## main
module main #(
    parameter MAIN_DIV = 8,      
    parameter SCAN_DIV = 4       
)(
    input wire clk,
    input wire rst,    
    input wire btnC,   
    input wire btnL,   
    input wire btnR,   
    input wire [7:0] num1,   
    input wire [7:0] num2,   
    output wire [6:0] seg,            
    output wire [3:0] an,              
    output wire multiplicationFinished    
);
Settings: LEC_CHECK=0, ABC_AREA=0, CAP_MARGIN=0, CELL_PAD_IN_SITES_DETAIL_PLACEMENT=1, CORE_ASPECT_RATIO=0.84, CORE_MARGIN=8, CORE_UTILIZATION=53, CTS_CLUSTER_DIAMETER=41, GPL_ROUTABILITY_DRIVEN=0, GPL_TIMING_DRIVEN=1, MAX_ROUTING_LAYER=met5, MIN_ROUTING_LAYER=met2, PLACE_DENSITY_LB_ADDON=0.17, SLEW_MARGIN=15, TNS_END_PERCENT=30; clock period 9.49 ns.
run.sh (not shown) runs the stock make flow with config.mk's settings and CLKGATE_MAP_FILE=.
The starting point aborted during detailed placement (3_5_place_dp) with DPL-0033.
Edit:
- CAP_MARGIN: 0 -> 40
- CELL_PAD_IN_SITES_DETAIL_PLACEMENT: 1 -> unset
- CORE_ASPECT_RATIO: 0.84 -> unset
- CORE_MARGIN: 8 -> 2
- CORE_UTILIZATION: 53 -> 29
- CTS_CLUSTER_DIAMETER: 41 -> 359
- CTS_CLUSTER_SIZE: unset -> 96
- GPL_ROUTABILITY_DRIVEN: 0 -> 1
- GPL_TIMING_DRIVEN: 1 -> unset
- MAX_ROUTING_LAYER: met5 -> unset
- MIN_ROUTING_LAYER: met2 -> unset
- PLACE_DENSITY: unset -> 0.57
- PLACE_DENSITY_LB_ADDON: 0.17 -> unset
- TNS_END_PERCENT: 30 -> unset
The changed run finished but failed the layout checks on setup timing.
Synthesized cell count is unchanged.
Die size goes up by 58%.
Area after synthesis is unchanged.
Edit:
- CTS_CLUSTER_DIAMETER: 359 -> 33
- CTS_CLUSTER_SIZE: 96 -> unset
- PLACE_DENSITY: 0.57 -> unset
- PLACE_DENSITY_LB_ADDON: unset -> 0.17
Effect: The new run reached the layout checks and failed them: setup timing. Die size is unchanged. Area after synthesis stays the same. Global-route usage went up by 0.29 points. Design area is higher by 0.98%. Setup slack gets worse by 160 ps. Critical path depth falls by 3. Final cell count climbs by 0.31%. Clock-buffer cell count decreases by 1.
Edit:
- ABC_AREA: 0 -> 1
- CTS_CLUSTER_DIAMETER: 33 -> 359
- CTS_CLUSTER_SIZE: unset -> 96
- GPL_TIMING_DRIVEN: unset -> 0
- PLACE_DENSITY: unset -> 0.57
- PLACE_DENSITY_LB_ADDON: 0.17 -> unset
- TNS_END_PERCENT: unset -> 15
Effect: The changed run completed, yet does not pass: setup timing; sequential power came out higher by about 0.7%; total power came out lower by 0.70%; non-clock buffer count came out lower by 413.
Edit:
- CORE_UTILIZATION: 29 -> 58
- CTS_CLUSTER_DIAMETER: 359 -> 33
- CTS_CLUSTER_SIZE: 96 -> unset
- GPL_TIMING_DRIVEN: 0 -> unset
- PLACE_DENSITY: 0.57 -> unset
- PLACE_DENSITY_LB_ADDON: unset -> 0.17
- TNS_END_PERCENT: 15 -> unset
- clock period: 9.49 -> 12.1 ns (I/O delays scaled with it)
After rerunning:
- The changed run produced a clean layout
- area after synthesis does not change
- combinational power decreases by a quarter to a third
- die size decreases by well over a third
- final cell count decreases by about a fifth
- power decreases by about a fifth
- register-to-register slack gets better by 2500 ps
- wire length decreases by roughly a tenth
- synthesized cell count does not change
- sequential cell count stays the same
- design area decreases by about a fifth
Edit:
- CORE_UTILIZATION: 58 -> 65
- PLACE_DENSITY: unset -> 0.6
- PLACE_DENSITY_LB_ADDON: 0.17 -> unset
- clock period: 12.1 -> 9.64 ns (I/O delays scaled with it)
The changed run never finished: it broke off in global routing (5_1_grt) (ODB-0269).
Synthesized area is unchanged.
Synthesized cell count stays the same.
Die size shrinks by 10%.

========
Setup of v48:
main again, from the RTL that the note above started with.
make LEC_CHECK=0 ABC_AREA=1 CAP_MARGIN=40 CORE_ASPECT_RATIO=0.5 CORE_MARGIN=2 CORE_UTILIZATION=29 CTS_CLUSTER_DIAMETER=170 CTS_CLUSTER_SIZE=96 GPL_ROUTABILITY_DRIVEN=1 PLACE_DENSITY=0.57 SLEW_MARGIN=15 finish   # period 9.49 ns
Finished, but not clean: v48, with negative setup slack.
Edits applied to the flow inputs when going from v48 to v44:
- a deleted CTS_CLUSTER_SIZE that had been 96
- a deleted CORE_ASPECT_RATIO that had been 0.5
- an added PLACE_DENSITY_LB_ADDON of 0.17
- a change of CORE_UTILIZATION from 29 to 58
- a deleted PLACE_DENSITY that had been 0.57
- a change of CTS_CLUSTER_DIAMETER from 170 to 33
- a change of the clock period (ns, I/O delays scaled along) from 9.49 to 12.5
### Flow results
v44 completed every stage of the flow, and the final layout passed the timing, design-rule and antenna checks.
What v44 reported for combinational power has to be multiplied by 1.4 to get the figure for v48.
From v48 to v44 the numbers moved as follows: number of antenna violations at the first check in global routing stayed essentially flat; iteration count of the initial detailed-routing pass shows a reduction of 2; arrival time at the worst endpoint went up; worst-path maximum fanout rose 1.
Re vertical extent of the die: no difference whatsoever between v48 and v44.
[v44] detailed-routed wire length on met2 fell 2.1 mm relative to v48
--- input diff v44..v2 ---
- a change of CTS_CLUSTER_DIAMETER from 33 to 164
- an added CTS_CLUSTER_SIZE of 96
- a change of PLACE_DENSITY_LB_ADDON from 0.17 to 0.02
- a change of CORE_UTILIZATION from 58 to 29
- a change of the clock period (ns, I/O delays scaled along) from 12.5 to 9.49
Results
In v2 the implementation completed, yet the final layout does not meet the checks, the culprit being negative setup slack. Post-CTS setup buffer count, v2 and v44, higher one = v2. From v44 to v2 the numbers moved as follows: layout clock buffer count increased by 4 relative to the old numbers, die area climbed 22000 µm², worst hold-check slack +0.0065 ns, net total in the final layout now sits higher, final-layout fill cell count rose 2531. Compared with v44, v2 shows power that has gone up by more than a quarter.
#### Input delta (v10 over v2)
- a change of CTS_CLUSTER_DIAMETER from 164 to 33
- a change of CTS_CLUSTER_SIZE from 96 to 71
- a change of CORE_UTILIZATION from 29 to 64
- an added SETUP_SLACK_MARGIN of 0.58
- a deleted PLACE_DENSITY_LB_ADDON that had been 0.02
- a change of the clock period (ns, I/O delays scaled along) from 9.49 to 11.2
Findings:
- v10 | stages: all done | timing, DRC, antenna: all pass
- v10 vs v2 — static leakage power dropped by more than 10%
- Lower share of power burned in the clock network goes to v2 over v10.
- Against v2 as the reference, v10 delivers a lower total instance count after detailed placement.
Power is estimated from default activity; no workload was simulated.
